==> flow/design.v <==
module alu(OPA, OPB, CIN,INP_VALID, CLK, RST, CMD, CE, MODE, COUT, OFLOW, RES, G, E, L, ERR);
    input ['d8-1:0] OPA, OPB;
    input CLK, RST, CE, MODE, CIN;
    input [1:0] INP_VALID;
    input ['d4-1:0] CMD;
    output reg ['d16-1:0] RES;
    output reg COUT;
    output reg OFLOW;
    output reg G;
    output reg E;
    output reg L;
    output reg ERR;
    reg ['d16-1:0] RES_next;
    reg COUT_next, OFLOW_next, G_next, E_next, L_next, ERR_next;
    reg ['d16-1:0] res_t;
    reg cout_t, oflow_t, g_t, e_t, l_t, err_t;
    always @(posedge CLK or posedge RST) begin
        if (RST) begin
            RES <= {'d16{1'b0}};
            COUT <= 1'b0;
            OFLOW <= 1'b0;
            G <= 1'b0;
            E <= 1'b0;
            L <= 1'b0;
            ERR <= 1'b0;
        end
        else begin
                RES <= RES_next;
                COUT <= COUT_next;
                OFLOW <= OFLOW_next;
                G <= G_next;
                E <= E_next;
                L <= L_next;
                ERR <= ERR_next;
        end
    end
    always @(posedge CLK) begin
        res_t = {'d16{1'b0}};
        cout_t = 1'b0;
        oflow_t = 1'b0;
        g_t = 1'b0;
        e_t = 1'b0;
        l_t = 1'b0;
        err_t = 1'b0;
        if (CE) begin
            if (MODE) begin
                case (CMD)
                   'd0: begin
                        if (INP_VALID == 'b11) begin
                            res_t = OPA+ OPB;
                            cout_t = res_t[8]; 
                        end
                   end
                   'd1: begin
                        if (INP_VALID == 'b11) begin
                            oflow_t = (OPA < OPB);
                            res_t = OPA - OPB;
                        end
                   end
                   'd2: begin
                        if (INP_VALID == 'b11) begin
                            res_t = OPA + OPB + CIN;
                            cout_t = res_t[8];
                        end
                   end
                   'd3: begin
                        if (INP_VALID == 'b11) begin
                            oflow_t = (OPA < (OPB + CIN));
                            res_t = OPA - OPB - CIN;
                        end
                   end
                   'd4:  begin
                        if (INP_VALID[0] == 'b1) begin
                            res_t = OPA + 1;
                        end
                   end
                   'd5: begin
                        if (INP_VALID[0] == 'b1) begin
                            res_t = OPA - 1;
                            if (OPA == {'d8{1'b0}}) oflow_t = 1;
                        end
                   end
                   'd6: begin
                        if (INP_VALID[1] == 'b1) begin
                            res_t = OPB + 1;
                        end
                   end
                   'd7: begin
                        if (INP_VALID[1] == 'b1) begin
                            res_t = OPB - 1;
                            if (OPB == {'d8{1'b0}}) oflow_t = 1;
                        end
                   end
                   'd8: begin
                        if (INP_VALID == 'b11) begin
                            if (OPA == OPB) begin
                                e_t = 1'b1;
                                g_t = 1'b0;
                                l_t = 1'b0;
                            end
                            else if (OPA > OPB) begin
                                e_t = 1'b0;
                                g_t = 1'b1;
                                l_t = 1'b0;
                            end
                            else begin
                                e_t = 1'b0;
                                g_t = 1'b0;
                                l_t = 1'b1;
                            end
                        end
                   end
                   'd9: begin
                        if (INP_VALID == 'b11) begin
                            res_t = (OPA + 1) * (OPB + 1);
                        end
                   end
                   'd10: begin
                        if (INP_VALID == 'b11) begin
                            res_t = (OPA << 1) * (OPB);
                        end
                   end
                   'd11: begin
                        if (INP_VALID == 'b11) begin
                            res_t = $signed(OPA) + $signed(OPB);
                            oflow_t =((OPA[7] == OPB[7]) && (res_t[7] != OPA[7]));
                            cout_t = res_t[8];
                            if ($signed(res_t) < 0) l_t = 1'b1;
                            else if ($signed(res_t) > 0) g_t = 1'b1;
                            else e_t = 1'b1;
                        end
                   end
                   'd12: begin
                        if (INP_VALID == 'b11) begin
                            res_t = $signed(OPA) - $signed(OPB);
                            oflow_t = ((OPA[7] != OPB[7]) && (res_t[7] != OPA[7]));
                            cout_t = res_t[8];
                            if ($signed(res_t) < 0) l_t = 1'b1;
                            else if ($signed(res_t) > 0) g_t = 1'b1;
                            else e_t = 1'b1;
                        end
                   end
                   default:;
               endcase
            end
            else begin
                case (CMD)
                    'd0:begin
                        if (INP_VALID == 'b11) res_t = {1'b0, OPA & OPB};
                    end
                    'd1:begin
                        if (INP_VALID == 'b11) res_t = {1'b0, ~(OPA & OPB)};
                    end
                    'd2:begin
                        if (INP_VALID == 'b11)res_t = {1'b0, OPA | OPB};
                    end
                    'd3:begin
                        if (INP_VALID == 'b11)res_t = {1'b0, ~(OPA | OPB)};
                    end
                    'd4:begin
                        if (INP_VALID == 'b11) res_t = {1'b0, OPA ^ OPB};
                    end
                    'd5:begin
                        if (INP_VALID == 'b11) res_t = {1'b0, ~(OPA ^ OPB)};
                    end
                    'd6:begin
                        if (INP_VALID[0] == 'b1)
                            res_t = ~OPA &{'d8 {1'b1}};
                    end
                    'd7:begin
                        if (INP_VALID[1] == 'b1)
                            res_t =  ~OPB&{'d8{1'b1}};
                    end
                    'd8:begin
                        if (INP_VALID[0] == 'b1)
                            res_t = (OPA >> 1) &{'d8{1'b1}} ;
                    end
                    'd9:begin
                        if (INP_VALID[0] == 'b1)
                            res_t = (OPA << 1)&{'d8{1'b1}};
                    end
                    'd10:begin
                        if (INP_VALID[1] == 'b1)
                            res_t = (OPB >> 1)&{'d8{1'b1}};
                    end
                    'd11:begin
                        if (INP_VALID[1] == 'b1)
                            res_t = (OPB << 1)&{'d8{1'b1}};
                    end
                    'd12:begin
                        if (INP_VALID == 'b11) begin
                            if (!(|OPB['d8-1:'d2+1])) begin
                                res_t = ((OPA <<  OPB['d2:0]) | (OPA >> ('d8 -  OPB['d2:0])))&{'d8{1'b1}};
                            end
                            else err_t = 1'b1;
                        end
                    end
                    'd13:begin
                        if (INP_VALID == 'b11) begin
                            if (!(|OPB['d8-1:'d2+1])) begin
                                res_t = ((OPA >> OPB['d2:0]) | (OPA << ('d8 - OPB['d2:0]))) &{'d8{1'b1}};
                            end
                            else err_t = 1'b1;
                        end
                    end
                    default: ;
                endcase
            end
            if(!(MODE == 1 && (CMD == 'd10 || CMD == 'd9 || CMD == 'd12 || CMD == 'd11)))
                res_t = res_t & {'d8{1'b1}};
        end
        RES_next <= res_t;
        COUT_next <= cout_t;
        OFLOW_next <= oflow_t;
        G_next <= g_t;
        E_next <= e_t;
        L_next <= l_t;
        ERR_next <= err_t;
    end
endmodule
==> flow/run.sh <==
#!/bin/bash
# the make line also repeats each setting of config.mk as NAME=value (left out here)
make -C /OpenROAD-flow-scripts/flow DESIGN_CONFIG=/design/flow/config.mk WORK_HOME=/design/flow/orfs CLKGATE_MAP_FILE= finish
==> flow/config.mk <==
export PLATFORM = sky130hd
export DESIGN_NAME = alu
export DESIGN_NICKNAME = alu
export VERILOG_FILES = /design/flow/design.v
export SDC_FILE = /design/flow/constraint.sdc
export NUM_CORES = 4
export LEC_CHECK = 0
export ABC_AREA = 1
export CAP_MARGIN = 0
export CELL_PAD_IN_SITES_GLOBAL_PLACEMENT = 1
export CORE_ASPECT_RATIO = 1.21
export CORE_MARGIN = 7
export CORE_UTILIZATION = 30
export CTS_CLUSTER_DIAMETER = 238
export CTS_CLUSTER_SIZE = 39
export GPL_ROUTABILITY_DRIVEN = 0
export HOLD_SLACK_MARGIN = 0.26
export MAX_ROUTING_LAYER = met4
export PLACE_DENSITY_LB_ADDON = 0.02
export SETUP_SLACK_MARGIN = -0.42
export SLEW_MARGIN = 20
==> flow/constraint.sdc <==
create_clock -name core_clock -period 6.87 [get_ports {CLK}]
set_input_delay 1.3740 -clock core_clock [delete_from_list [all_inputs] [get_ports {CLK}]]
set_output_delay 1.3740 -clock core_clock [all_outputs]
set_load 0.01 [all_outputs]
==> flow_summary.json, run 1 <==
{
  "p_seq_share_pct": 12.0,
  "drc": 0,
  "numCtsBuffers": 5,
  "async_flop_share_pct": 50.0,
  "drt_iter0_drc": 820,
  "crit_required_ns": 7.05,
  "worst_slew_pin_slew_ns": 0.945,
  "ff2ff_setup_slack_ns": 6.41,
  "crit_family": "adder cells",
  "grt_pass1_vias": 11574,
  "powerDensity_nw_per_um2": 182,
  "numClockSinks": 44,
  "fmax_mhz": 151,
  "met3_usage_pct": 1.31,
  "cp.arrival_ns": 6.80,
  "status": "finished clean",
  "chipArea_um2": 40800,
  "p_int_uw": 1010,
  "hold_depth": 0,
  "num-fill-cells": 3952,
  "crit_buf_inv": 4,
  "grt_use_met2_pct": 40.6,
  "die_h_um": 221,
  "edf_count": 0,
  "antenna_found_initial": 1,
  "ios": 49,
  "min_from": "RES_next[1]",
  "fin_crit_ns": 6.63,
  "cp_slowest_stage_delay_ns": 0.60,
  "area_growth_pct": 14.2,
  "dr.pass1.iters": 5,
  "ys_chip_area_um2": 10600,
  "ys_ff": 44,
  "holdPathEnd": "RES[1]",
  "grt_start_max_net_pins": 25,
  "syn-mean-instance-area_um2": 6.41,
  "synth_cell_types": 55,
  "fin_area_um2": 12100,
  "yosys_warnings": 1,
  "overflow": 0,
  "skew_ns": 0.00452,
  "placed_cell_area_um2": 11900,
  "avgRoutedWirePerCell_um": 21.8,
  "ant_nets": 0,
  "comb_cell_power_uw": 1710,
  "r2r_cells": 0,
  "crit_start": "OPB[1]",
  "hold_viol": 0,
  "warning_count": 46,
  "cp_max_fo": 5,
  "post_cts_buffers": 0,
  "fin_util_pct": 34.8,
  "yosys-top-cells-count": "413 x nand2_1, 294 x inv_1, 133 x nor2_1",
  "leakage_uw": 0.00635,
  "clock.latency.late_pin_ns": 0.28,
  "maxSlewHeadroom_pct": 36.8,
  "vias": 11267,
  "grt_usage_pct": 24.1,
  "dpl.hpwl_mm": 39.9,
  "reg2reg_to": "RES[8]",
  "synth_top_area_share_pct": 16.3,
  "fp_nets": 1873,
  "synth_seq_share_pct": 9.36,
  "cts_root_buffer": "clkbuf_16",
  "path_depth": 23,
  "synth.most_common_cell": "nand2_1",
  "htree_num_levels": 2,
  "ys_sh_simple_pct": 32.1,
  "start_kind": "input port",
  "io_buffers": 48,
  "die_w_um": 185,
  "clkTransAtPathRegs_ns": 0.06,
  "mux_share_pct": 0,
  "fin_nets": 1953,
  "top_usage_layer": "met2",
  "worstSetupPathType": "input port to flip-flop",
  "synth_adder_area_share_pct": 29.0,
  "switching_share_pct": 54.1,
  "routed_wl_mm": 47.8,
  "synth_area_um2": 10600,
  "p_seq_uw": 265,
  "timing.rr.start": "RES_next[8]",
  "min_path_type": "flip-flop to flip-flop",
  "topCellsByArea": "fa_1 16%, nand2_1 15%, ha_1 13%",
  "slowest_stage": "clkdlybuf4s50_1",
  "xor_share_pct": 2.80,
  "finalCritPeriodShare_pct": 96.5,
  "ys_cells": 1652,
  "grtUsageMet1_pct": 31.1,
  "clock_tree.buffer_depth": 2,
  "initCoreUtil_pct": 30.5,
  "compound_area_share_pct": 12.8,
  "fin_tns_setup_ns": 0,
  "switching_power_uw": 1190,
  "cts_tree": "done",
  "max_cap_violations": 0,
  "crit_chain": "clkdlybuf4s50_1, ha_1, nand3_2, nor2_1, xor2_1, inv_1, nor2_1, fa_1, fa_1, fa_1, inv_1, fa_1, inv_1, ha_1, nand2_1, o31ai_1, nand2_1, nand2_1, a21oi_1, o21ai_0, o21ai_0, nor2_1, nor2_1",
  "ctsHoldBuffers": 0,
  "endpoint": "RES_next[13]",
  "ys_top_logic_family": "simple AND/OR/NAND/NOR gates",
  "cp-end-kind": "flip-flop",
  "maxPowerGroup": "combinational logic",
  "irDropWorstVdd_v": 0.000105,
  "cts-resized-gates": 0,
  "power.total_uw": 2210,
  "power_clock_uw": 227,
  "grt_pass1_wl_mm": 72.0,
  "syn_inst": 1652,
  "power_frac_comb_pct": 77.7,
  "clkPwrFrac_pct": 10.3,
  "yosysTopAreaCell": "fa_1",
  "core.rowCount": 75,
  "drt-vias-per-instance": 5.13,
  "core_area_um2": 34700,
  "setup_viol": 0,
  "flop_cell": "dfxtp_1",
  "slew_viol_final": 0
}
-- cell type report --
| class | count | area [µm²] | area share [%] |
|---|---|---|---|
| Multi-Input combinational cell | 1241 | 8120 | 67.2 |
| Inverter | 316 | 1190 | 9.85 |
| Timing Repair Buffer | 124 | 1060 | 8.80 |
| Sequential cell | 44 | 991 | 8.20 |
| Tap cell | 462 | 578 | 4.78 |
| Clock buffer | 6 | 129 | 1.07 |
| Clock inverter | 2 | 12.5 | 0.103 |
| Antenna cell | 1 | 2.50 | 0.0207 |
-- routing by layer --
layer / wire length (µm) / vias to the layer above / part of all wire (%)
li1: - / 5425 / -
met1: 21400 / 5383 / 45
met2: 22700 / 383 / 47
met3: 2220 / 76 / 4.6
met4: 1530 / 0 / 3.2
met5: 0 / - / 0
-- per-stage QoR --
step / setup slack [ns] / hold WS (ns) / cells
2_1_floorplan: 0.636 / 0.316 / 1652
3_3_place_gp: -0.0294 / 0.317 / 2187
3_5_place_dp: -0.0460 / 0.320 / 2187
4_1_cts: 0.257 / 0.328 / 2195
5_1_grt: -0.170 / 0.333 / 2196
6_report: 0.243 / 0.327 / 2196
==> run 2: changes to the inputs <==
Settings changed: ABC_AREA 1 to not set, CAP_MARGIN 0 to 20, CELL_PAD_IN_SITES_GLOBAL_PLACEMENT 1 to not set, CORE_ASPECT_RATIO 1.21 to not set, CORE_MARGIN 7 to 2, CORE_UTILIZATION 30 to 72, CTS_CLUSTER_DIAMETER 238 to not set, CTS_CLUSTER_SIZE 39 to 27, GPL_ROUTABILITY_DRIVEN 0 to not set, HOLD_SLACK_MARGIN 0.26 to -0.1, MAX_ROUTING_LAYER met4 to not set, PLACE_DENSITY set to 0.95, PLACE_DENSITY_LB_ADDON 0.02 to not set, SETUP_SLACK_MARGIN -0.42 to not set, SLEW_MARGIN 20 to 40.
Clock period 6.87 ns to 4.6 ns, I/O delays scaled along.
==> flow_summary.json, run 2 <==
{
  "dpl.hpwl_mm": 32.8,
  "synth_area_um2": 10200,
  "yosys_warnings": 1,
  "error_line": "[ERROR GRT-0116] Global routing finished with congestion. Check the congestion regions in the DRC Viewer.",
  "synth.most_common_cell": "inv_1",
  "edf_count": 0,
  "syn_inst": 1281,
  "fp_nets": 1502,
  "haltStage": "global routing (5_1_grt)",
  "synth_seq_share_pct": 9.70,
  "gp_congestion": 1.20,
  "status": "stopped before the end",
  "yosys-top-cells-count": "150 x inv_1, 143 x nor2_1, 108 x ha_1",
  "numClockSinks": 44,
  "synth_adder_area_share_pct": 30.1,
  "ys_sh_simple_pct": 19.6,
  "synth_cell_types": 94,
  "async_flop_share_pct": 50.0,
  "ys_top_logic_family": "adder cells",
  "mux_share_pct": 3.57,
  "ctsHoldBuffers": 0,
  "ios": 49,
  "initCoreUtil_pct": 73.6,
  "cts_root_buffer": "clkbuf_16",
  "topCellsByArea": "fa_1 17%, ha_1 13%, inv_1 5.5%",
  "io_buffers": 48,
  "die_h_um": 123,
  "placed_cell_area_um2": 12300,
  "chipArea_um2": 15200,
  "htree_num_levels": 2,
  "syn-mean-instance-area_um2": 7.97,
  "ys_ff": 44,
  "core.rowCount": 43,
  "yosysTopAreaCell": "fa_1",
  "die_w_um": 123,
  "flop_cell": "dfxtp_1",
  "numCtsBuffers": 5,
  "ys_chip_area_um2": 10200,
  "grt_usage_pct": 84.1,
  "core_area_um2": 13900,
  "compound_area_share_pct": 18.9,
  "xor_share_pct": 9.15,
  "overflow": 272,
  "ys_cells": 1281,
  "synth_top_area_share_pct": 16.9,
  "clock_tree.buffer_depth": 2
}
run 2: per-layer routing:
| metal | global-route usage, % | GRT overflow |
|---|---|---|
| met4 | 87.0 | 94 |
| met1 | 81.9 | 9 |
| met2 | 99.2 | 157 |
| met3 | 70.6 | 12 |
| met5 | 45.1 | 0 |
run 2: stage by stage:
step / hold WS [ns] / instances / setup slack [ns]
global placement: 0.316 / 1639 / -1.59
detailed placement: 0.320 / 1639 / -1.95
floorplan: 0.316 / 1281 / -1.01
CTS: 0.327 / 1673 / -0.899
run 2: repair_timing:
| item | 4_1_cts |
|---|---|
| setup buffers | 27 |
| setup endpoints to repair | 13 |
| resized | 156 |
| pin swaps | 74 |
==> run 3: changes to the inputs <==
Settings changed: ABC_AREA set to 0, CAP_MARGIN 20 to 0, CORE_ASPECT_RATIO set to 1.43, CORE_UTILIZATION 72 to 60, CTS_CLUSTER_SIZE 27 to not set, GPL_ROUTABILITY_DRIVEN set to 1, HOLD_SLACK_MARGIN -0.1 to not set, PLACE_DENSITY 0.95 to not set, PLACE_DENSITY_LB_ADDON set to 0.04, SETUP_SLACK_MARGIN set to 0.17, SLEW_MARGIN 40 to 20, TNS_END_PERCENT set to 10.
Clock period 4.6 ns to 4.25 ns, I/O delays scaled along.
==> flow_summary.json, run 3 <==
{
  "initCoreUtil_pct": 60.7,
  "cp_slowest_stage_delay_ns": 0.55,
  "max_cap_violations": 0,
  "syn_inst": 1281,
  "worst_slew_pin_slew_ns": 0.805,
  "synth_area_um2": 10200,
  "setup_viol": 13,
  "dr.pass1.iters": 19,
  "leakage_uw": 0.00632,
  "logic_area_um2": 8790,
  "ys_ff": 44,
  "fin_ws_ns": -1.23,
  "r2r_cells": 0,
  "die_h_um": 160,
  "cts_tree": "done",
  "compound_area_share_pct": 18.9,
  "powerDensity_nw_per_um2": 366,
  "skew_ns": 0.00199,
  "min_from": "RES_next[15]",
  "io_buffers": 48,
  "htree_num_levels": 2,
  "ctsHoldBuffers": 0,
  "syn-mean-instance-area_um2": 7.97,
  "core_area_um2": 16800,
  "clock.latency.late_pin_ns": 0.28,
  "fin_crit_ns": 5.48,
  "fmax_mhz": 182,
  "numCtsBuffers": 5,
  "crit_start": "OPB[4]",
  "slew_viol_final": 0,
  "ant_nets": 0,
  "comb_cell_power_uw": 4000,
  "crit_buf_inv": 4,
  "hold_viol": 0,
  "min_path_type": "flip-flop to flip-flop",
  "ff2ff_setup_slack_ns": 3.80,
  "synth_seq_share_pct": 9.70,
  "mux_share_pct": 3.57,
  "switching_power_uw": 2270,
  "xor_share_pct": 9.15,
  "num-fill-cells": 1195,
  "power_frac_comb_pct": 82.3,
  "path_depth": 20,
  "warning_count": 49,
  "clock_tree.buffer_depth": 2,
  "grt_pass1_vias": 11448,
  "ys_cells": 1281,
  "crit_family": "adder cells",
  "synth.most_common_cell": "inv_1",
  "ys_top_logic_family": "adder cells",
  "post-place-ws_ns": -2.18,
  "holdPathEnd": "RES[15]",
  "drt_iter0_drc": 1328,
  "cp.arrival_ns": 5.64,
  "status": "failed layout checks",
  "clkTransAtPathRegs_ns": 0.06,
  "chipArea_um2": 18100,
  "p_seq_uw": 427,
  "slowest_stage": "fa_1",
  "ys_chip_area_um2": 10200,
  "fin_util_pct": 78.9,
  "ys_sh_simple_pct": 19.6,
  "core.rowCount": 57,
  "cp-end-kind": "flip-flop",
  "numClockSinks": 44,
  "yosys-top-cells-count": "150 x inv_1, 143 x nor2_1, 108 x ha_1",
  "crit_required_ns": 4.40,
  "diodes": 0,
  "die_w_um": 113,
  "grt_usage_pct": 43.9,
  "flop_cell": "dfxtp_1",
  "ios": 49,
  "p_seq_share_pct": 8.8,
  "avgRoutedWirePerCell_um": 23.2,
  "worstSetupPathType": "input port to flip-flop",
  "synth_cell_types": 94,
  "yosys_warnings": 1,
  "maxPowerGroup": "combinational logic",
  "p_int_uw": 2600,
  "power.total_uw": 4870,
  "power_clock_uw": 437,
  "rsz0062_at_grt": "yes",
  "grt_start_max_net_pins": 31,
  "area_growth_pct": 30.1,
  "flop_area_um2": 991,
  "cts_root_buffer": "clkbuf_16",
  "async_flop_share_pct": 50.0,
  "dpl.hpwl_mm": 31.6,
  "crit_chain": "buf_4, and4_4, nand4_1, xnor2_4, nand2b_4, fa_1, fa_1, inv_1, fa_1, inv_1, fa_1, inv_2, ha_4, a211o_1, a2111oi_4, or3_4, o21ai_2, xor2_1, a22oi_1, a21oi_1",
  "timing.rr.start": "RES_next[14]",
  "grt_pass1_wl_mm": 61.7,
  "topCellsByArea": "fa_1 17%, ha_1 13%, inv_1 5.5%",
  "yosysTopAreaCell": "fa_1",
  "hold_ws_ns": 0.327,
  "synth_adder_area_share_pct": 30.1,
  "so_faults": "setup timing",
  "endpoint": "RES_next[14]",
  "drt-vias-per-instance": 6.47,
  "fp_nets": 1502,
  "routed_wl_mm": 40.4,
  "gp_congestion": 1.08,
  "fin_nets": 1755,
  "vias": 11267,
  "start_kind": "input port",
  "clkPwrFrac_pct": 9.0,
  "maxSlewHeadroom_pct": 46.3,
  "edf_count": 0,
  "path_common_cell": "fa_1",
  "reg2reg_to": "RES[14]",
  "antenna_found_initial": 0,
  "cp_max_fo": 5,
  "synth_top_area_share_pct": 16.9,
  "drc": 0,
  "switching_share_pct": 46.7,
  "irDropWorstVdd_v": 0.000523,
  "overflow": 0,
  "finalCritPeriodShare_pct": 129,
  "hold_depth": 0
}
-- run 3: layout make-up --
| class | count | share of cell area [%] |
|---|---|---|
| Tap cell | 206 | 1.94 |
| Sequential cell | 44 | 7.46 |
| Clock inverter | 3 | 0.358 |
| Multi-Input combinational cell | 1015 | 66.2 |
| Clock buffer | 5 | 0.942 |
| Inverter | 158 | 4.52 |
| Timing Repair Buffer | 310 | 18.6 |
-- run 3: per-layer routing --
layer	vias to the layer above	global-route usage, %	wire length, µm
li1	4926	-	-
met1	5226	50.1	13200
met2	816	73.8	19100
met3	299	6.57	3910
met4	0	31.9	4120
met5	-	0	0
-- run 3: through the flow --
| step | TNS [ns] | instance area, µm² | instances |
|---|---|---|---|
| 2_1_floorplan | -10.64 | 10400 | 1281 |
| 3_3_place_gp | -22.75 | 12600 | 1716 |
| 3_5_place_dp | -24.30 | 12600 | 1716 |
| 4_1_cts | -11.23 | 13100 | 1736 |
| 5_1_grt | -13.10 | 13300 | 1741 |
| 6_report | -11.14 | 13300 | 1741 |
-- run 3: what timing repair did --
item | CTS | global route
resized | 109 | 47
setup endpoints to repair | 18 | 15
pin swaps | 44 | 36
setup buffers | 12 | 5
endpoints found under the hold margin | 0 | 0
==> run 4: changes to the inputs <==
Settings changed: ABC_AREA 0 to not set, CAP_MARGIN 0 to 20, CORE_ASPECT_RATIO 1.43 to 1.9, CORE_UTILIZATION 60 to 56, CTS_CLUSTER_DIAMETER set to 392, CTS_CLUSTER_SIZE set to 99, GPL_ROUTABILITY_DRIVEN 1 to not set, HOLD_SLACK_MARGIN set to 0.26, PLACE_DENSITY_LB_ADDON 0.04 to not set, SETUP_SLACK_MARGIN 0.17 to -0.75, TNS_END_PERCENT 10 to 60.
Clock period 4.25 ns to 8.0 ns, I/O delays scaled along.
==> flow_summary.json, run 4 <==
{
  "status": "finished clean",
  "hold_depth": 0,
  "syn-mean-instance-area_um2": 7.97,
  "clock_tree.buffer_depth": 2,
  "numCtsBuffers": 5,
  "synth_adder_area_share_pct": 30.1,
  "post_cts_buffers": 0,
  "crit_required_ns": 8.19,
  "switching_power_uw": 1020,
  "path_depth": 20,
  "rsz0062_at_grt": "no",
  "xor_share_pct": 9.15,
  "core.rowCount": 68,
  "leakage_uw": 0.00511,
  "crit_chain": "clkdlybuf4s50_1, nand3_1, nor3_1, xnor2_1, or2_2, fa_1, fa_1, inv_1, fa_1, inv_1, fa_1, inv_1, ha_1, nor3_1, a2111o_1, nand3_1, o41ai_1, xnor2_1, nand2_1, a31oi_1",
  "yosys-top-cells-count": "150 x inv_1, 143 x nor2_1, 108 x ha_1",
  "warning_count": 48,
  "fin_nets": 1541,
  "r2r_cells": 0,
  "crit_family": "adder cells",
  "cp-end-kind": "flip-flop",
  "yosys_warnings": 1,
  "htree_num_levels": 2,
  "path_common_cell": "fa_1",
  "ant_nets": 0,
  "vias": 10195,
  "max_cap_violations": 0,
  "reg2reg_to": "RES[14]",
  "async_flop_share_pct": 50.0,
  "min_path_type": "flip-flop to flip-flop",
  "flop_cell": "dfxtp_1",
  "clkTransAtPathRegs_ns": 0.06,
  "fp_nets": 1502,
  "start_kind": "input port",
  "gp_congestion": 1.05,
  "ios": 49,
  "cts_root_buffer": "clkbuf_16",
  "drt_iter0_drc": 773,
  "p_seq_uw": 227,
  "worstSetupPathType": "input port to flip-flop",
  "crit_buf_inv": 4,
  "setup_viol": 0,
  "routed_wl_mm": 38.9,
  "timing.rr.start": "RES_next[14]",
  "mux_share_pct": 3.57,
  "comb_cell_power_uw": 1500,
  "skew_ns": 0.00439,
  "p_int_uw": 937,
  "slowest_stage": "fa_1",
  "grt_start_max_net_pins": 40,
  "topCellsByArea": "fa_1 17%, ha_1 13%, inv_1 5.5%",
  "ys_cells": 1281,
  "syn_inst": 1281,
  "chipArea_um2": 19400,
  "ctsHoldBuffers": 0,
  "antenna_found_initial": 1,
  "diodes": 0,
  "die_w_um": 102,
  "ff2ff_setup_slack_ns": 7.56,
  "yosysTopAreaCell": "fa_1",
  "grt_pass1_vias": 10575,
  "fin_util_pct": 62.2,
  "grt_usage_pct": 40.8,
  "synth_seq_share_pct": 9.70,
  "power_clock_uw": 229,
  "irDropWorstVdd_v": 0.000163,
  "powerDensity_nw_per_um2": 174,
  "fin_tns_setup_ns": 0,
  "min_from": "RES_next[7]",
  "hold_viol": 0,
  "maxPowerGroup": "combinational logic",
  "fin_crit_ns": 7.27,
  "clock.latency.late_pin_ns": 0.28,
  "ys_ff": 44,
  "ys_chip_area_um2": 10200,
  "synth.most_common_cell": "inv_1",
  "dpl.hpwl_mm": 31.2,
  "avgRoutedWirePerCell_um": 24.8,
  "synth_area_um2": 10200,
  "numClockSinks": 44,
  "p_seq_share_pct": 11.6,
  "holdPathEnd": "RES[7]",
  "io_buffers": 48,
  "grt_pass1_wl_mm": 59.4,
  "cp.arrival_ns": 7.46,
  "power_frac_comb_pct": 76.7,
  "ys_sh_simple_pct": 19.6,
  "fmax_mhz": 138,
  "synth_cell_types": 94,
  "switching_share_pct": 52.1,
  "die_h_um": 190,
  "slew_viol_final": 0,
  "core_area_um2": 18000,
  "cp_slowest_stage_delay_ns": 0.55,
  "edf_count": 0,
  "maxSlewHeadroom_pct": 28.0,
  "ys_top_logic_family": "adder cells",
  "drt-vias-per-instance": 6.51,
  "endpoint": "RES_next[15]",
  "dr.pass1.iters": 8,
  "area_growth_pct": 9.80,
  "cp_max_fo": 6,
  "cts_tree": "done",
  "drc": 0,
  "finalCritPeriodShare_pct": 90.8,
  "synth_top_area_share_pct": 16.9,
  "crit_start": "OPA[1]",
  "compound_area_share_pct": 18.9,
  "clkPwrFrac_pct": 11.7,
  "initCoreUtil_pct": 56.6,
  "worst_slew_pin_slew_ns": 1.07,
  "cts-resized-gates": 0,
  "overflow": 0
}
-- run 4: area by class of cell --
type / instances / area, µm²
Sequential cell: 44 / 991
Clock inverter: 3 / 46.3
Fill cell: 1726 / 6830
Multi-Input combinational cell: 1015 / 8310
Timing Repair Buffer: 96 / 836
Clock buffer: 5 / 125
Inverter: 158 / 596
Tap cell: 245 / 307
-- run 4: layer usage --
metal | global-route usage [%] | up-vias | wire [µm]
met1 | 42.7 | 4834 | 12400
met4 | 36.4 | 0 | 4620
met2 | 67.5 | 611 | 18700
li1 | - | 4494 | -
met3 | 7.83 | 256 | 3250
met5 | 0 | - | 0
-- run 4: stage by stage --
stage / hold WS, ns / worst slack [ns] / area, µm² / total power, µW / std cells
2_1_floorplan: 0.316 / 0.901 / 10200 / 1250 / 1281
3_3_place_gp: 0.317 / 0.586 / 11000 / 1680 / 1558
3_5_place_dp: 0.320 / 0.529 / 11000 / 1690 / 1558
4_1_cts: 0.328 / 0.805 / 11200 / 1930 / 1566
5_1_grt: 0.330 / 0.418 / 11200 / 2110 / 1566
6_report: 0.327 / 0.733 / 11200 / 1960 / 1566
==> run 5: changes to the inputs <==
Settings changed: CORE_ASPECT_RATIO 1.9 to not set, CORE_UTILIZATION 56 to 40, CTS_CLUSTER_DIAMETER 392 to 397, CTS_CLUSTER_SIZE 99 to 98, HOLD_SLACK_MARGIN 0.26 to not set, SETUP_SLACK_MARGIN -0.75 to not set, TNS_END_PERCENT 60 to 15.
==> flow_summary.json, run 5 <==
{
  "initCoreUtil_pct": 40.7,
  "yosysTopAreaCell": "fa_1",
  "grt_pass1_vias": 9815,
  "min_from": "RES_next[8]",
  "mux_share_pct": 3.57,
  "yosys_warnings": 1,
  "grtUsageMet1_pct": 38.2,
  "grt_start_max_net_pins": 40,
  "numCtsBuffers": 5,
  "fmax_mhz": 137,
  "worst_slew_pin_slew_ns": 1.13,
  "ctsHoldBuffers": 0,
  "grt_usage_pct": 28.1,
  "met3_usage_pct": 3.03,
  "synth_seq_share_pct": 9.70,
  "endpoint": "RES_next[14]",
  "cts_root_buffer": "clkbuf_16",
  "io_buffers": 48,
  "start_kind": "input port",
  "power_clock_uw": 236,
  "crit_chain": "clkdlybuf4s50_1, ha_1, xor2_1, nand2_1, fa_1, inv_1, ha_1, ha_1, inv_1, fa_1, inv_1, ha_1, fa_1, a21o_1, a211o_1, a2111oi_0, or3_1, o21ai_0, xor2_1, a22oi_1, a21oi_1",
  "timing.rr.start": "RES_next[15]",
  "powerDensity_nw_per_um2": 169,
  "fp_nets": 1502,
  "holdPathEnd": "RES[8]",
  "slew_viol_final": 0,
  "die_h_um": 164,
  "vias": 9933,
  "p_seq_share_pct": 11.8,
  "switching_share_pct": 50.7,
  "post-place-ws_ns": 0.465,
  "ff2ff_setup_slack_ns": 7.58,
  "synth_cell_types": 94,
  "synth_adder_area_share_pct": 30.1,
  "power_frac_comb_pct": 75.8,
  "drc": 0,
  "ant_nets": 0,
  "rsz0062_at_grt": "no",
  "synth_area_um2": 10200,
  "setup_viol": 0,
  "topCellsByArea": "fa_1 17%, ha_1 13%, inv_1 5.5%",
  "crit_required_ns": 8.16,
  "ys_top_logic_family": "adder cells",
  "path_depth": 21,
  "leakage_uw": 0.00510,
  "fin_tns_setup_ns": 0,
  "fin_crit_ns": 7.31,
  "warning_count": 46,
  "overflow": 0,
  "cts-resized-gates": 0,
  "clock.latency.late_pin_ns": 0.27,
  "ys_chip_area_um2": 10200,
  "clkTransAtPathRegs_ns": 0.05,
  "num-fill-cells": 2586,
  "dr.pass1.iters": 8,
  "ys_sh_simple_pct": 19.6,
  "cp.arrival_ns": 7.46,
  "syn-mean-instance-area_um2": 7.97,
  "drt-vias-per-instance": 6.03,
  "synth_top_area_share_pct": 16.9,
  "cp-end-kind": "flip-flop",
  "r2r_cells": 0,
  "routed_wl_mm": 36.9,
  "drt_iter0_drc": 1015,
  "grt_pass1_wl_mm": 57.4,
  "die_w_um": 164,
  "core.rowCount": 58,
  "hold_viol": 0,
  "maxPowerGroup": "combinational logic",
  "cp_max_fo": 7,
  "xor_share_pct": 9.15,
  "p_seq_uw": 227,
  "dpl.hpwl_mm": 29.7,
  "ys_ff": 44,
  "crit_buf_inv": 4,
  "avgRoutedWirePerCell_um": 22.4,
  "clkPwrFrac_pct": 12.3,
  "crit_family": "adder cells",
  "maxSlewHeadroom_pct": 23.8,
  "irDropWorstVdd_v": 0.000200,
  "switching_power_uw": 971,
  "hold_depth": 0,
  "path_common_cell": "ha_1",
  "fin_ws_ns": 0.693,
  "async_flop_share_pct": 50.0,
  "post_cts_buffers": 0,
  "worstSetupPathType": "input port to flip-flop",
  "cp_slowest_stage_delay_ns": 0.68,
  "yosys-top-cells-count": "150 x inv_1, 143 x nor2_1, 108 x ha_1",
  "syn_inst": 1281,
  "reg2reg_to": "RES[15]",
  "compound_area_share_pct": 18.9,
  "finalCritPeriodShare_pct": 91.3,
  "slowest_stage": "clkdlybuf4s50_1",
  "ios": 49,
  "ys_cells": 1281,
  "edf_count": 0,
  "crit_start": "OPB[0]",
  "comb_cell_power_uw": 1450,
  "area_growth_pct": 10.7,
  "status": "finished clean",
  "max_cap_violations": 0,
  "antenna_found_initial": 1,
  "flop_cell": "dfxtp_1",
  "numClockSinks": 44,
  "p_int_uw": 943,
  "min_path_type": "flip-flop to flip-flop",
  "htree_num_levels": 2,
  "chipArea_um2": 26800,
  "gp_congestion": 1.01,
  "clock_tree.buffer_depth": 2,
  "cts_tree": "done",
  "skew_ns": 0.00223,
  "synth.most_common_cell": "inv_1",
  "grt_use_met2_pct": 44.7,
  "top_usage_layer": "met2",
  "fin_nets": 1537,
  "core_area_um2": 25100
}
==> run 5: metrics by stage <==
step | instance area (µm²) | power [µW] | instances | hold WS (ns) | utilization [%]
detailed placement | 11100 | 1670 | 1639 | 0.320 | 44.3
global route | 11300 | 2090 | 1647 | 0.331 | 45.0
global placement | 11100 | 1660 | 1639 | 0.316 | 44.3
CTS | 11300 | 1910 | 1647 | 0.325 | 45.0
finish | 11300 | 1910 | 1648 | 0.324 | 45.0
floorplan | 10200 | 1250 | 1281 | 0.316 | -
==> run 5: layout make-up <==
cell class / instances / area [µm²] / area share, %
Multi-Input combinational cell: 1015 / 8310 / 73.5
Sequential cell: 44 / 991 / 8.77
Timing Repair Buffer: 92 / 811 / 7.17
Inverter: 158 / 596 / 5.27
Tap cell: 330 / 413 / 3.65
Clock buffer: 7 / 153 / 1.35
Clock inverter: 1 / 30.0 / 0.266
Antenna cell: 1 / 2.50 / 0.0221
==> run 5: routing by layer <==
metal,vias to the layer above,wire [µm]
met5,-,0
met4,0,1910
met3,107,3010
met2,519,16400
met1,4804,15600
li1,4503,-
==> run 6: changes to the inputs <==
Settings changed: CORE_UTILIZATION 40 to 72, CTS_CLUSTER_DIAMETER 397 to 363, CTS_CLUSTER_SIZE 98 to 27, HOLD_SLACK_MARGIN set to -0.1, SETUP_SLACK_MARGIN set to 1.16, TNS_END_PERCENT 15 to not set.
Clock period 8.0 ns to 4.28 ns, I/O delays scaled along.
==> flow_summary.json, run 6 <==
{
  "die_w_um": 123,
  "chipArea_um2": 15200,
  "dpl.hpwl_mm": 32.2,
  "synth_adder_area_share_pct": 30.1,
  "async_flop_share_pct": 50.0,
  "synth_area_um2": 10200,
  "ys_ff": 44,
  "ys_chip_area_um2": 10200,
  "core_area_um2": 13900,
  "yosys_warnings": 1,
  "error_line": "[ERROR DPL-0033] detailed placement checks failed during check placement.",
  "flop_cell": "dfxtp_1",
  "syn_inst": 1281,
  "initCoreUtil_pct": 73.6,
  "synth_cell_types": 94,
  "status": "stopped before the end",
  "haltStage": "clock tree synthesis (4_1_cts)",
  "post-place-ws_ns": -2.15,
  "yosysTopAreaCell": "fa_1",
  "io_buffers": 48,
  "ys_sh_simple_pct": 19.6,
  "core.rowCount": 43,
  "die_h_um": 123,
  "synth_top_area_share_pct": 16.9,
  "xor_share_pct": 9.15,
  "synth_seq_share_pct": 9.70,
  "edf_count": 0,
  "placed_cell_area_um2": 12600,
  "yosys-top-cells-count": "150 x inv_1, 143 x nor2_1, 108 x ha_1",
  "ys_top_logic_family": "adder cells",
  "compound_area_share_pct": 18.9,
  "fp_nets": 1502,
  "ys_cells": 1281,
  "mux_share_pct": 3.57,
  "topCellsByArea": "fa_1 17%, ha_1 13%, inv_1 5.5%",
  "syn-mean-instance-area_um2": 7.97,
  "ios": 49,
  "gp_congestion": 1.14,
  "synth.most_common_cell": "inv_1"
}
==> run 6: per-stage QoR <==
stage / std cells / TNS [ns]
2_1_floorplan: 1281 / -9.57
3_3_place_gp: 1675 / -20.23
3_5_place_dp: 1675 / -23.38
==> run 7: changes to the inputs <==
Settings changed: CTS_CLUSTER_DIAMETER 363 to 389, SETUP_SLACK_MARGIN 1.16 to not set, TNS_END_PERCENT set to 5.
Clock period 4.28 ns to 4.18 ns, I/O delays scaled along.
==> flow_summary.json, run 7 <==
{
  "core_area_um2": 13900,
  "die_w_um": 123,
  "ctsHoldBuffers": 0,
  "synth_cell_types": 94,
  "edf_count": 0,
  "flop_cell": "dfxtp_1",
  "status": "stopped before the end",
  "async_flop_share_pct": 50.0,
  "ios": 49,
  "synth.most_common_cell": "inv_1",
  "yosys-top-cells-count": "150 x inv_1, 143 x nor2_1, 108 x ha_1",
  "core.rowCount": 43,
  "numClockSinks": 44,
  "ys_chip_area_um2": 10200,
  "initCoreUtil_pct": 73.6,
  "dpl.hpwl_mm": 32.0,
  "io_buffers": 48,
  "placed_cell_area_um2": 12500,
  "clock_tree.buffer_depth": 2,
  "synth_top_area_share_pct": 16.9,
  "numCtsBuffers": 5,
  "synth_adder_area_share_pct": 30.1,
  "htree_num_levels": 2,
  "compound_area_share_pct": 18.9,
  "synth_area_um2": 10200,
  "mux_share_pct": 3.57,
  "overflow": 65,
  "cts_root_buffer": "clkbuf_16",
  "syn_inst": 1281,
  "post-place-ws_ns": -2.27,
  "synth_seq_share_pct": 9.70,
  "gp_congestion": 1.07,
  "ys_cells": 1281,
  "fp_nets": 1502,
  "xor_share_pct": 9.15,
  "dp.cells": 1677,
  "yosys_warnings": 1,
  "syn-mean-instance-area_um2": 7.97,
  "error_line": "[ERROR GRT-0116] Global routing finished with congestion. Check the congestion regions in the DRC Viewer.",
  "grt_usage_pct": 73.6,
  "die_h_um": 123,
  "ys_sh_simple_pct": 19.6,
  "ys_top_logic_family": "adder cells",
  "haltStage": "global routing (5_1_grt)",
  "yosysTopAreaCell": "fa_1",
  "ys_ff": 44,
  "topCellsByArea": "fa_1 17%, ha_1 13%, inv_1 5.5%",
  "chipArea_um2": 15200
}
[run 7: per-stage QoR]
stage | total power [µW] | utilization, %
after detailed placement | 4010 | 89.9
after floorplan | 2490 | -
after CTS | 4790 | 93.9
after global placement | 3760 | 89.9
[run 7: repair_timing]
| action | in CTS |
|---|---|
| endpoints found under the setup margin | 15 |
| buffers inserted | 15 |
| pin swaps | 52 |
| gates cloned | 0 |
| resized | 122 |
[run 7: metal layers]
layer,GRT usage (%),overflow
met3,56.5,0
met1,73.1,0
met2,91.9,31
met5,17.7,0
met4,74.8,34
==> run 8: changes to the inputs <==
Settings changed: ABC_AREA set to 1, CORE_UTILIZATION 72 to 71, CTS_CLUSTER_DIAMETER 389 to not set, CTS_CLUSTER_SIZE 27 to 72, HOLD_SLACK_MARGIN -0.1 to -0.09, PLACE_DENSITY set to 0.65, TNS_END_PERCENT 5 to not set.
Clock period 4.18 ns to 5.72 ns, I/O delays scaled along.
==> flow_summary.json, run 8 <==
{
  "status": "stopped before the end",
  "ys_top_logic_family": "simple AND/OR/NAND/NOR gates",
  "mux_share_pct": 0,
  "error_line": "[ERROR GRT-0232] Routing congestion too high. Check the congestion heatmap in the GUI.",
  "yosysTopAreaCell": "fa_1",
  "yosys_warnings": 1,
  "numCtsBuffers": 5,
  "synth_cell_types": 55,
  "die_w_um": 126,
  "synth.most_common_cell": "nand2_1",
  "gp_congestion": 1.17,
  "overflow": 3,
  "post-place-ws_ns": -0.784,
  "clock_tree.buffer_depth": 2,
  "syn_inst": 1652,
  "initCoreUtil_pct": 72.8,
  "io_buffers": 48,
  "ys_sh_simple_pct": 32.1,
  "xor_share_pct": 2.80,
  "ctsHoldBuffers": 0,
  "core_area_um2": 14500,
  "core.rowCount": 44,
  "compound_area_share_pct": 12.8,
  "synth_area_um2": 10600,
  "cts_root_buffer": "clkbuf_16",
  "grt_usage_pct": 72.4,
  "chipArea_um2": 15900,
  "fp_nets": 1873,
  "synth_seq_share_pct": 9.36,
  "dpl.hpwl_mm": 33.5,
  "ys_cells": 1652,
  "yosys-top-cells-count": "413 x nand2_1, 294 x inv_1, 133 x nor2_1",
  "edf_count": 0,
  "ys_ff": 44,
  "async_flop_share_pct": 50.0,
  "die_h_um": 126,
  "haltStage": "global routing (5_1_grt)",
  "flop_cell": "dfxtp_1",
  "numClockSinks": 44,
  "synth_top_area_share_pct": 16.3,
  "syn-mean-instance-area_um2": 6.41,
  "topCellsByArea": "fa_1 16%, nand2_1 15%, ha_1 13%",
  "ys_chip_area_um2": 10600,
  "htree_num_levels": 2,
  "synth_adder_area_share_pct": 29.0,
  "placed_cell_area_um2": 12100,
  "ios": 49
}
[run 8: through the flow]
stage | power [µW] | TNS (ns) | instances | utilization, %
CTS | 3170 | 0 | 1991 | 86.5
detailed placement | 2630 | -7.22 | 1980 | 83.6
global placement | 2500 | -5.10 | 1980 | 83.6
floorplan | 1700 | 0 | 1652 | -
[run 8: metal layers]
layer | GRT overflow | GRT usage (%)
met5 | 0 | 13.3
met4 | 3 | 71.4
met3 | 0 | 53.7
met2 | 0 | 91.8
met1 | 0 | 73.3
[run 8: what timing repair did]
| item | 4_1_cts |
|---|---|
| pin swaps | 22 |
| endpoints found under the hold margin | 0 |
| gates resized | 74 |
| buffers inserted | 3 |
| setup endpoints to repair | 11 |
==> run 9: changes to the inputs <==
Settings changed: ABC_AREA 1 to not set, CORE_UTILIZATION 71 to 59, CTS_CLUSTER_SIZE 72 to not set, HOLD_SLACK_MARGIN -0.09 to not set, PLACE_DENSITY 0.65 to not set, SETUP_SLACK_MARGIN set to 1.49.
Clock period 5.72 ns to 5.63 ns, I/O delays scaled along.
==> flow_summary.json, run 9 <==
{
  "xor_share_pct": 9.15,
  "syn-mean-instance-area_um2": 7.97,
  "die_w_um": 136,
  "min_from": "RES_next[4]",
  "die_h_um": 136,
  "p_seq_share_pct": 8.0,
  "antenna_found_initial": 4,
  "mux_share_pct": 3.57,
  "so_faults": "setup timing",
  "cts_root_buffer": "clkbuf_16",
  "path_depth": 20,
  "yosys-top-cells-count": "150 x inv_1, 143 x nor2_1, 108 x ha_1",
  "worst_slew_pin_slew_ns": 1.01,
  "min_path_type": "flip-flop to flip-flop",
  "switching_power_uw": 1930,
  "core.rowCount": 48,
  "numClockSinks": 44,
  "comb_cell_power_uw": 3380,
  "ctsHoldBuffers": 0,
  "power_frac_comb_pct": 83.8,
  "flop_area_um2": 991,
  "cp.arrival_ns": 6.29,
  "synth_seq_share_pct": 9.70,
  "crit_chain": "clkdlybuf4s15_2, and4_4, nand4_1, xnor2_2, buf_6, nor2_1, fa_1, fa_1, fa_1, inv_1, fa_1, inv_1, ha_4, o21a_4, a2111oi_4, or3_4, o21ai_2, xor2_1, a22oi_1, a21oi_1",
  "ys_cells": 1281,
  "ys_sh_simple_pct": 19.6,
  "crit_buf_inv": 4,
  "slew_viol_final": 0,
  "yosysTopAreaCell": "fa_1",
  "dpl.hpwl_mm": 30.9,
  "drt-vias-per-instance": 6.78,
  "maxPowerGroup": "combinational logic",
  "crit_required_ns": 5.80,
  "num-fill-cells": 1089,
  "vias": 11634,
  "ant_nets": 0,
  "syn_inst": 1281,
  "grt_start_max_net_pins": 39,
  "hold_viol": 0,
  "cts_tree": "done",
  "grt_pass1_vias": 11143,
  "overflow": 0,
  "logic_area_um2": 9080,
  "synth.most_common_cell": "inv_1",
  "synth_area_um2": 10200,
  "p_int_uw": 2100,
  "ys_top_logic_family": "adder cells",
  "leakage_uw": 0.00623,
  "core_area_um2": 17100,
  "warning_count": 51,
  "ios": 49,
  "fp_nets": 1502,
  "p_seq_uw": 322,
  "synth_top_area_share_pct": 16.9,
  "fin_ws_ns": -0.499,
  "clock_tree.buffer_depth": 2,
  "dp.cells": 1655,
  "irDropWorstVdd_v": 0.000464,
  "drt_iter0_drc": 1749,
  "crit_start": "OPB[5]",
  "area_growth_pct": 31.7,
  "async_flop_share_pct": 50.0,
  "topCellsByArea": "fa_1 17%, ha_1 13%, inv_1 5.5%",
  "initCoreUtil_pct": 59.7,
  "numCtsBuffers": 5,
  "avgRoutedWirePerCell_um": 25.4,
  "fin_cells": 1715,
  "clock.latency.late_pin_ns": 0.29,
  "max_cap_violations": 0,
  "grt_pass1_wl_mm": 63.2,
  "cp_slowest_stage_delay_ns": 0.60,
  "synth_adder_area_share_pct": 30.1,
  "io_buffers": 48,
  "timing.rr.start": "COUT_next",
  "crit_family": "adder cells",
  "ys_chip_area_um2": 10200,
  "synth_cell_types": 94,
  "start_kind": "input port",
  "cp_max_fo": 3,
  "grt_usage_pct": 45.3,
  "fin_crit_ns": 6.13,
  "edf_count": 0,
  "post-place-ws_ns": -1.16,
  "powerDensity_nw_per_um2": 300,
  "slowest_stage": "fa_1",
  "dr.pass1.iters": 6,
  "finalCritPeriodShare_pct": 109,
  "endpoint": "RES_next[14]",
  "ff2ff_setup_slack_ns": 5.21,
  "switching_share_pct": 47.9,
  "clkTransAtPathRegs_ns": 0.06,
  "htree_num_levels": 2,
  "clkPwrFrac_pct": 8.2,
  "path_common_cell": "fa_1",
  "power_clock_uw": 331,
  "r2r_cells": 0,
  "setup_viol": 5,
  "flop_cell": "dfxtp_1",
  "drc": 0,
  "worstSetupPathType": "input port to flip-flop",
  "reg2reg_to": "COUT",
  "chipArea_um2": 18400,
  "status": "failed layout checks",
  "fin_nets": 1709,
  "gp_congestion": 1.04,
  "cp-end-kind": "flip-flop",
  "skew_ns": 0.00454,
  "hold_depth": 0,
  "holdPathEnd": "RES[4]",
  "yosys_warnings": 1,
  "compound_area_share_pct": 18.9,
  "maxSlewHeadroom_pct": 32.4,
  "rsz0062_at_grt": "yes",
  "ys_ff": 44,
  "fmax_mhz": 163,
  "routed_wl_mm": 43.6
}
-- run 9: what timing repair did --
| item | CTS | global route |
|---|---|---|
| pin swaps | 80 | 48 |
| gates cloned | 0 | 0 |
| resized | 179 | 47 |
| hold endpoints to repair | 0 | 0 |
| setup endpoints to repair | 19 | 18 |
| setup buffers | 34 | 17 |
-- run 9: cell type report --
type / count / area share (%)
Sequential cell: 44 / 7.37
Antenna cell: 1 / 0.0186
Inverter: 158 / 4.57
Tap cell: 225 / 2.09
Multi-Input combinational cell: 1015 / 67.5
Clock inverter: 3 / 0.354
Timing Repair Buffer: 264 / 17.1
Clock buffer: 5 / 0.931
-- run 9: through the flow --
stage	setup TNS (ns)	hold slack (ns)	util (%)	total power [µW]	area (µm²)
2_1_floorplan	-0.234	0.316	-	1910	10500
3_3_place_gp	-7.17	0.316	70.8	2850	12100
3_5_place_dp	-8.23	0.320	70.8	2910	12100
4_1_cts	-0.00942	0.321	76.4	3520	13100
5_1_grt	-2.83	0.333	78.5	4210	13400
6_report	-1.81	0.325	78.6	4030	13400
-- run 9: layer usage --
| metal | GRT usage (%) | up-vias | share of wire [%] |
|---|---|---|---|
| met5 | 0 | - | 0.085 |
| met4 | 29.6 | 6 | 9.4 |
| met3 | 10.9 | 351 | 13 |
| met2 | 71.6 | 1044 | 44 |
| met1 | 55.3 | 5400 | 33 |
| li1 | - | 4833 | - |
==> run 10: changes to the inputs <==
Settings changed: ABC_AREA set to 1, CORE_UTILIZATION 59 to 69, CTS_CLUSTER_DIAMETER set to 205, CTS_CLUSTER_SIZE set to 99, SETUP_SLACK_MARGIN 1.49 to not set.
Clock period 5.63 ns to 5.99 ns, I/O delays scaled along.
==> flow_summary.json, run 10 <==
{
  "start_kind": "input port",
  "num-fill-cells": 1028,
  "fin_crit_ns": 6.03,
  "gp_congestion": 1.11,
  "path_common_cell": "fa_1",
  "fp_nets": 1873,
  "fmax_mhz": 166,
  "yosysTopAreaCell": "fa_1",
  "compound_area_share_pct": 12.8,
  "cp_max_fo": 6,
  "power.total_uw": 3180,
  "drt-vias-per-instance": 6.63,
  "drc": 0,
  "flop_cell": "dfxtp_1",
  "ios": 49,
  "placed_cell_area_um2": 12000,
  "maxPowerGroup": "combinational logic",
  "clock_tree.buffer_depth": 2,
  "power_clock_uw": 271,
  "synth_area_um2": 10600,
  "vias": 13112,
  "slowest_stage": "fa_1",
  "logic_area_um2": 8360,
  "cts_tree": "done",
  "crit_family": "adder cells",
  "drt_iter0_drc": 2103,
  "numClockSinks": 44,
  "htree_num_levels": 2,
  "grt_pass1_wl_mm": 65.1,
  "ys_ff": 44,
  "warning_count": 48,
  "comb_cell_power_uw": 2610,
  "area_growth_pct": 17.1,
  "fin_util_pct": 82.1,
  "switching_power_uw": 1730,
  "flop_area_um2": 991,
  "status": "failed layout checks",
  "clock.latency.late_pin_ns": 0.29,
  "edf_count": 0,
  "numCtsBuffers": 5,
  "p_seq_share_pct": 9.6,
  "holdPathEnd": "RES[5]",
  "finalCritPeriodShare_pct": 101,
  "p_int_uw": 1450,
  "overflow": 0,
  "fin_ws_ns": -0.0412,
  "endpoint": "RES_next[13]",
  "xor_share_pct": 2.80,
  "dr.pass1.iters": 13,
  "initCoreUtil_pct": 70.1,
  "die_w_um": 128,
  "diodes": 0,
  "ys_cells": 1652,
  "min_from": "RES_next[5]",
  "ff2ff_setup_slack_ns": 5.45,
  "slew_viol_final": 0,
  "core.rowCount": 45,
  "synth_top_area_share_pct": 16.3,
  "crit_buf_inv": 4,
  "dpl.hpwl_mm": 32.9,
  "synth_adder_area_share_pct": 29.0,
  "switching_share_pct": 54.3,
  "clkTransAtPathRegs_ns": 0.06,
  "fin_nets": 2010,
  "worst_slew_pin_slew_ns": 1.13,
  "synth.most_common_cell": "nand2_1",
  "max_cap_violations": 0,
  "cts_root_buffer": "clkbuf_16",
  "leakage_uw": 0.00672,
  "ys_chip_area_um2": 10600,
  "yosys-top-cells-count": "413 x nand2_1, 294 x inv_1, 133 x nor2_1",
  "io_buffers": 48,
  "topCellsByArea": "fa_1 16%, nand2_1 15%, ha_1 13%",
  "antenna_found_initial": 0,
  "ant_nets": 0,
  "r2r_cells": 0,
  "powerDensity_nw_per_um2": 257,
  "die_h_um": 128,
  "worstSetupPathType": "input port to flip-flop",
  "setup_viol": 2,
  "yosys_warnings": 1,
  "min_path_type": "flip-flop to flip-flop",
  "crit_required_ns": 6.21,
  "async_flop_share_pct": 50.0,
  "maxSlewHeadroom_pct": 24.4,
  "syn_inst": 1652,
  "mux_share_pct": 0,
  "p_seq_uw": 305,
  "hold_viol": 0,
  "ys_sh_simple_pct": 32.1,
  "avgRoutedWirePerCell_um": 22.3,
  "cp.arrival_ns": 6.25,
  "reg2reg_to": "RES[13]",
  "synth_cell_types": 55,
  "path_depth": 25,
  "power_frac_comb_pct": 81.9,
  "routed_wl_mm": 44.0,
  "post-place-ws_ns": -0.623,
  "ys_top_logic_family": "simple AND/OR/NAND/NOR gates",
  "core_area_um2": 15100,
  "chipArea_um2": 16300,
  "crit_start": "OPB[2]",
  "hold_depth": 0,
  "skew_ns": 0.00350,
  "cp-end-kind": "flip-flop",
  "syn-mean-instance-area_um2": 6.41,
  "timing.rr.start": "RES_next[13]",
  "grt_pass1_vias": 12223,
  "grt_start_max_net_pins": 26,
  "fin_area_um2": 12400,
  "synth_seq_share_pct": 9.36,
  "irDropWorstVdd_v": 0.000294,
  "clkPwrFrac_pct": 8.5,
  "grt_usage_pct": 51.8,
  "cp_slowest_stage_delay_ns": 0.57,
  "so_faults": "setup timing"
}
-- run 10: metal layers --
metal,global-route usage [%],up-vias,wire (µm)
li1,-,5552,-
met2,80.8,1349,18000
met4,31.2,0,4220
met5,0,-,0
met3,15.2,411,7270
met1,63.3,5800,14500
-- run 10: cell type report --
type | instances | share of cell area (%)
Multi-Input combinational cell | 1241 | 67.5
Tap cell | 188 | 1.90
Inverter | 316 | 9.61
Clock inverter | 2 | 0.101
Clock buffer | 5 | 1.01
Timing Repair Buffer | 181 | 11.9
Sequential cell | 44 | 8.00
-- run 10: what timing repair did --
action / 4_1_cts / 5_1_grt
setup endpoints to repair: 10 / 10
pin swaps: 7 / 15
resized: 32 / 47
endpoints found under the hold margin: 0 / 0
hold buffers: 0 / 0
buffers inserted: 3 / 1
-- run 10: stage by stage --
stage | hold WS (ns) | setup TNS, ns | std cells
final | 0.328 | -0.0576 | 1977
after detailed placement | 0.320 | -4.90 | 1966
after floorplan | 0.316 | 0 | 1652
after global routing | 0.336 | -0.634 | 1977
after global placement | 0.317 | -2.80 | 1966
after CTS | 0.329 | 0 | 1976
==> run 11: changes to the inputs <==
Settings changed: CORE_ASPECT_RATIO set to 0.56, CORE_MARGIN 2 to 10, CORE_UTILIZATION 69 to 60, CTS_CLUSTER_DIAMETER 205 to 56, CTS_CLUSTER_SIZE 99 to 80, GPL_ROUTABILITY_DRIVEN set to 0, GPL_TIMING_DRIVEN set to 0, MAX_ROUTING_LAYER set to met5, MIN_ROUTING_LAYER set to met2, PLACE_DENSITY_LB_ADDON set to 0.08, SETUP_SLACK_MARGIN set to 0.17, SLEW_MARGIN 20 to 40, TNS_END_PERCENT set to 30.
Clock period 5.99 ns to 8.51 ns, I/O delays scaled along.
==> flow_summary.json, run 11 <==
{
  "core.rowCount": 36,
  "edf_count": 0,
  "initCoreUtil_pct": 61.0,
  "ios": 49,
  "numCtsBuffers": 5,
  "cts_root_buffer": "clkbuf_16",
  "haltStage": "global routing (5_1_grt)",
  "synth_cell_types": 55,
  "post_cts_buffers": 0,
  "yosys_warnings": 1,
  "compound_area_share_pct": 12.8,
  "status": "stopped before the end",
  "fp_nets": 1873,
  "die_w_um": 197,
  "numClockSinks": 44,
  "flop_cell": "dfxtp_1",
  "ys_ff": 44,
  "io_buffers": 45,
  "die_h_um": 119,
  "async_flop_share_pct": 50.0,
  "xor_share_pct": 2.80,
  "overflow": 266,
  "synth_top_area_share_pct": 16.3,
  "synth_adder_area_share_pct": 29.0,
  "yosysTopAreaCell": "fa_1",
  "chipArea_um2": 23600,
  "ctsHoldBuffers": 0,
  "clock_tree.buffer_depth": 2,
  "htree_num_levels": 2,
  "synth_area_um2": 10600,
  "grt_usage_pct": 67.8,
  "ys_sh_simple_pct": 32.1,
  "ys_cells": 1652,
  "syn_inst": 1652,
  "topCellsByArea": "fa_1 16%, nand2_1 15%, ha_1 13%",
  "mux_share_pct": 0,
  "cts-resized-gates": 0,
  "core_area_um2": 17300,
  "syn-mean-instance-area_um2": 6.41,
  "synth_seq_share_pct": 9.36,
  "ys_top_logic_family": "simple AND/OR/NAND/NOR gates",
  "yosys-top-cells-count": "413 x nand2_1, 294 x inv_1, 133 x nor2_1",
  "synth.most_common_cell": "nand2_1",
  "error_line": "[ERROR GRT-0116] Global routing finished with congestion. Check the congestion regions in the DRC Viewer.",
  "dpl.hpwl_mm": 33.4,
  "ys_chip_area_um2": 10600
}
run 11: routing by layer:
layer  overflow  global-route usage [%]
met5         34                    65.4
met1          -                       -
met4          8                    41.4
met2          7                    66.7
met3        217                    85.0
run 11: through the flow:
step,std cells,hold WS (ns),worst slack (ns),area [µm²],power [µW]
2_1_floorplan,1652,0.316,1.95,10600,1130
3_3_place_gp,1925,0.317,0.208,11300,1490
3_5_place_dp,1925,0.320,0.141,11300,1510
4_1_cts,1933,0.328,0.428,11500,1740
==> run 12: changes to the inputs <==
Settings changed: CELL_PAD_IN_SITES_GLOBAL_PLACEMENT set to 2, CORE_ASPECT_RATIO 0.56 to 1.08, CORE_MARGIN 10 to 8, CORE_UTILIZATION 60 to 40, CTS_CLUSTER_DIAMETER 56 to not set, CTS_CLUSTER_SIZE 80 to 60, GPL_ROUTABILITY_DRIVEN 0 to not set, HOLD_SLACK_MARGIN set to 0.2, PLACE_DENSITY_LB_ADDON 0.08 to not set, SETUP_SLACK_MARGIN 0.17 to 0.72, TNS_END_PERCENT 30 to 55.
Clock period 8.51 ns to 8.0 ns, I/O delays scaled along.
==> flow_summary.json, run 12 <==
{
  "status": "failed layout checks",
  "so_faults": "DRC",
  "core.rowCount": 62,
  "cts_tree": "done",
  "worst_slew_pin_slew_ns": 0.965,
  "xor_share_pct": 2.80,
  "synth_seq_share_pct": 9.36,
  "ant_nets": 0,
  "finalCritPeriodShare_pct": 88.5,
  "cp_max_fo": 12,
  "htree_num_levels": 2,
  "yosys-top-cells-count": "413 x nand2_1, 294 x inv_1, 133 x nor2_1",
  "clock_tree.buffer_depth": 2,
  "fin_ws_ns": 0.916,
  "ys_top_logic_family": "simple AND/OR/NAND/NOR gates",
  "clkPwrFrac_pct": 10.0,
  "power_frac_comb_pct": 78.5,
  "powerDensity_nw_per_um2": 167,
  "max_cap_violations": 0,
  "met3_usage_pct": 59.2,
  "syn_inst": 1652,
  "drt-vias-per-instance": 7.85,
  "vias": 16166,
  "maxPowerGroup": "combinational logic",
  "path_depth": 25,
  "fin_tns_setup_ns": 0,
  "clock.latency.late_pin_ns": 0.28,
  "ys_ff": 44,
  "antenna_found_initial": 0,
  "drt_iter0_drc": 4284,
  "dr.pass1.iters": 56,
  "post-place-ws_ns": -0.651,
  "fmax_mhz": 141,
  "start_kind": "input port",
  "maxSlewHeadroom_pct": 35.6,
  "grt_pass1_wl_mm": 73.6,
  "numClockSinks": 44,
  "ys_sh_simple_pct": 32.1,
  "synth_area_um2": 10600,
  "worstSetupPathType": "input port to flip-flop",
  "hold_viol": 0,
  "warning_count": 48,
  "grt_use_met2_pct": 53.8,
  "die_h_um": 185,
  "die_w_um": 173,
  "cp-end-kind": "flip-flop",
  "ys_chip_area_um2": 10600,
  "synth.most_common_cell": "nand2_1",
  "async_flop_share_pct": 50.0,
  "crit_buf_inv": 10,
  "irDropWorstVdd_v": 0.000182,
  "fin_nets": 1926,
  "endpoint": "RES_next[8]",
  "flop_cell": "dfxtp_1",
  "fin_util_pct": 45.0,
  "top_usage_layer": "met3",
  "clkTransAtPathRegs_ns": 0.06,
  "fin_crit_ns": 7.08,
  "switching_power_uw": 1140,
  "io_buffers": 45,
  "gp_congestion": 1.07,
  "ff2ff_setup_slack_ns": 7.58,
  "p_int_uw": 842,
  "cts_root_buffer": "clkbuf_16",
  "p_seq_share_pct": 11.5,
  "leakage_uw": 0.00626,
  "slowest_stage": "fa_1",
  "fp_nets": 1873,
  "mux_share_pct": 0,
  "drc": 3,
  "rsz0062_at_grt": "no",
  "comb_cell_power_uw": 1550,
  "routed_wl_mm": 50.3,
  "initCoreUtil_pct": 40.2,
  "holdPathEnd": "RES[5]",
  "min_from": "RES_next[5]",
  "hold_depth": 0,
  "area_growth_pct": 11.9,
  "edf_count": 0,
  "setup_viol": 0,
  "crit_required_ns": 8.18,
  "dpl.hpwl_mm": 38.1,
  "crit_start": "OPB[1]",
  "p_seq_uw": 228,
  "topCellsByArea": "fa_1 16%, nand2_1 15%, ha_1 13%",
  "ctsHoldBuffers": 0,
  "grtUsageMet1_pct": 0,
  "cp.arrival_ns": 7.26,
  "slew_viol_final": 0,
  "fin_cells": 2060,
  "hold_ws_ns": 0.327,
  "crit_family": "adder cells",
  "yosysTopAreaCell": "fa_1",
  "grt_start_max_net_pins": 23,
  "ios": 49,
  "power_clock_uw": 199,
  "path_common_cell": "inv_1",
  "overflow": 0,
  "r2r_cells": 0,
  "core_area_um2": 26300,
  "avgRoutedWirePerCell_um": 24.4,
  "numCtsBuffers": 5,
  "skew_ns": 0.00334,
  "compound_area_share_pct": 12.8,
  "grt_pass1_vias": 17524,
  "min_path_type": "flip-flop to flip-flop",
  "switching_share_pct": 57.5,
  "chipArea_um2": 31900,
  "reg2reg_to": "RES[3]",
  "synth_cell_types": 55,
  "cp_slowest_stage_delay_ns": 0.54,
  "synth_top_area_share_pct": 16.3,
  "yosys_warnings": 1,
  "grt_usage_pct": 47.1,
  "syn-mean-instance-area_um2": 6.41,
  "ys_cells": 1652,
  "dp.cells": 2049,
  "synth_adder_area_share_pct": 29.0,
  "timing.rr.start": "RES_next[3]"
}
==> run 12: metrics by stage <==
step / total power, µW / cell area [µm²]
floorplan: 1200 / 10600
global placement: 1630 / 11500
detailed placement: 1640 / 11500
CTS: 1850 / 11700
global route: 2140 / 11800
finish: 1980 / 11800
==> run 12: final cells by class <==
class,count,area (µm²)
well taps,352,440
clock buffers,7,143
diodes,2,5.00
fillers,2895,14500
flip-flops and latches,44,991
multi-input cells,1241,8290
clock inverters,1,7.51
repair buffers,46,458
inverters,316,1190
plain buffers,51,310
==> run 12: what timing repair did <==
action,in CTS,in global routing
pin swaps,0,2
hold endpoints to repair,0,0
setup endpoints to repair,11,9
gates resized,22,49
buffers inserted,1,0
==> run 12: per-layer routing <==
layer | vias up | wire length, µm | part of all wire [%]
met5 | - | 703 | 1.4
met4 | 33 | 7880 | 16
met3 | 799 | 20200 | 40
met2 | 4440 | 21500 | 43
met1 | 5550 | 0 | 0
li1 | 5344 | - | -
Power is estimated from default activity; no workload was simulated.
